==> job 7283 <==
==> flow/design.v <==
module ntt_16point(
    input wire clk,
    input wire rst,
    input wire start,
    input wire [111:0] data_in,
    output reg done,
    output reg [6:0] result_0,
    output reg [6:0] result_1,
    output reg [6:0] result_2,
    output reg [6:0] result_3,
    output reg [6:0] result_4,
    output reg [6:0] result_5,
    output reg [6:0] result_6,
    output reg [6:0] result_7,
    output reg [6:0] result_8,
    output reg [6:0] result_9,
    output reg [6:0] result_10,
    output reg [6:0] result_11,
    output reg [6:0] result_12,
    output reg [6:0] result_13,
    output reg [6:0] result_14,
    output reg [6:0] result_15
);
    localparam Q = 97;
    wire [6:0] omega [0:15];
    wire [6:0] input_data [0:15];
    reg [6:0] data [0:15];
    reg [3:0] stage;
    reg [4:0] i;
    reg computing;
    reg [3:0] m, k, j;
    reg [6:0] t, u, tw;
    reg [4:0] twiddle_idx;
    assign omega[0] = 1;
    assign omega[1] = 27;
    assign omega[2] = 50;
    assign omega[3] = 41;
    assign omega[4] = 96;
    assign omega[5] = 70;
    assign omega[6] = 47;
    assign omega[7] = 56;
    assign omega[8] = 1;
    assign omega[9] = 27;
    assign omega[10] = 50;
    assign omega[11] = 41;
    assign omega[12] = 96;
    assign omega[13] = 70;
    assign omega[14] = 47;
    assign omega[15] = 56;
    genvar gk;
    generate
        for (gk = 0; gk < 16; gk = gk + 1) begin : g_in
            assign input_data[gk] = data_in[7*gk +: 7];
        end
    endgenerate
    function [6:0] mod_mult;
        input [6:0] a;
        input [6:0] b;
        reg [13:0] temp;
        begin
            temp = a * b;
            mod_mult = temp % Q;
        end
    endfunction
    function [6:0] mod_add;
        input [6:0] a;
        input [6:0] b;
        reg [7:0] temp;
        begin
            temp = a + b;
            if (temp >= Q)
                mod_add = temp - Q;
            else
                mod_add = temp[6:0];
        end
    endfunction
    function [6:0] mod_sub;
        input [6:0] a;
        input [6:0] b;
        reg signed [7:0] temp;
        begin
            temp = a - b;
            if (temp < 0)
                mod_sub = temp + Q;
            else
                mod_sub = temp[6:0];
        end
    endfunction
    function [3:0] bit_reverse;
        input [3:0] idx;
        begin
            bit_reverse = {idx[0], idx[1], idx[2], idx[3]};
        end
    endfunction
    always @(posedge clk) begin
        if (rst) begin
            done <= 0;
            computing <= 0;
            stage <= 0;
            i <= 0;
        end else begin
            if (start && !computing) begin
                data[0] <= input_data[bit_reverse(0)];
                data[1] <= input_data[bit_reverse(1)];
                data[2] <= input_data[bit_reverse(2)];
                data[3] <= input_data[bit_reverse(3)];
                data[4] <= input_data[bit_reverse(4)];
                data[5] <= input_data[bit_reverse(5)];
                data[6] <= input_data[bit_reverse(6)];
                data[7] <= input_data[bit_reverse(7)];
                data[8] <= input_data[bit_reverse(8)];
                data[9] <= input_data[bit_reverse(9)];
                data[10] <= input_data[bit_reverse(10)];
                data[11] <= input_data[bit_reverse(11)];
                data[12] <= input_data[bit_reverse(12)];
                data[13] <= input_data[bit_reverse(13)];
                data[14] <= input_data[bit_reverse(14)];
                data[15] <= input_data[bit_reverse(15)];
                computing <= 1;
                done <= 0;
                stage <= 0;
                i <= 0;
            end else if (computing) begin
                if (stage < 4) begin
                    if (i < 16) begin
                        m = 1 << stage;   
                        k = i >> (stage + 1);   
                        j = i & ((1 << (stage + 1)) - 1);   
                        if (j < m) begin
                            twiddle_idx = (j << (4 - stage - 1)) & 15;
                            tw = omega[twiddle_idx];
                            t = mod_mult(tw, data[i + m]);
                            u = data[i];
                            data[i] <= mod_add(u, t);
                            data[i + m] <= mod_sub(u, t);
                        end
                        i <= i + 1;
                    end else begin
                        i <= 0;
                        stage <= stage + 1;
                    end
                end else begin
                    result_0 <= data[0];
                    result_1 <= data[1];
                    result_2 <= data[2];
                    result_3 <= data[3];
                    result_4 <= data[4];
                    result_5 <= data[5];
                    result_6 <= data[6];
                    result_7 <= data[7];
                    result_8 <= data[8];
                    result_9 <= data[9];
                    result_10 <= data[10];
                    result_11 <= data[11];
                    result_12 <= data[12];
                    result_13 <= data[13];
                    result_14 <= data[14];
                    result_15 <= data[15];
                    done <= 1;
                    computing <= 0;
                end
            end
        end
    end
endmodule
==> flow/run.sh <==
#!/bin/bash
# the make line also repeats each setting of config.mk as NAME=value (left out here)
make -C /OpenROAD-flow-scripts/flow DESIGN_CONFIG=/design/flow/config.mk WORK_HOME=/design/flow/orfs CLKGATE_MAP_FILE= finish
==> flow/config.mk <==
export PLATFORM = sky130hd
export DESIGN_NAME = ntt_16point
export DESIGN_NICKNAME = ntt_16point
export VERILOG_FILES = /design/flow/design.v
export SDC_FILE = /design/flow/constraint.sdc
export NUM_CORES = 4
export LEC_CHECK = 0
export ABC_AREA = 1
export CAP_MARGIN = 20
export CORE_MARGIN = 2
export CORE_UTILIZATION = 72
export CTS_CLUSTER_DIAMETER = 400
export CTS_CLUSTER_SIZE = 95
export PLACE_DENSITY = 0.37
export SLEW_MARGIN = 20
==> flow/constraint.sdc <==
create_clock -name core_clock -period 12.8 [get_ports {clk}]
set_input_delay 2.5600 -clock core_clock [delete_from_list [all_inputs] [get_ports {clk}]]
set_output_delay 2.5600 -clock core_clock [all_outputs]
set_load 0.01 [all_outputs]
==> inputs of job 6570, as changes to job 7283 <==
CORE_ASPECT_RATIO = 0.5   (was not set)
CTS_CLUSTER_DIAMETER = 354   (was 400)
CTS_CLUSTER_SIZE = 94   (was 95)
PLACE_DENSITY = 0.38   (was 0.37)
SETUP_SLACK_MARGIN = 1.87   (was not set)
TNS_END_PERCENT = 10   (was not set)
==> flow/constraint.sdc (replaced) <==
create_clock -name core_clock -period 8.16 [get_ports {clk}]
set_input_delay 1.6320 -clock core_clock [delete_from_list [all_inputs] [get_ports {clk}]]
set_output_delay 1.6320 -clock core_clock [all_outputs]
set_load 0.01 [all_outputs]
==> summary of the runs <==
- Job 7283 did not get past clock tree synthesis. Job 6570 did not get past detailed placement.
- Area after synthesis is the same in job 6570 and job 7283.
- Of job 6570 and job 7283, job 6570 has the higher die area (gap 0.30%, measured against job 7283).
- Synthesized cell count is the same in job 7283 and job 6570.
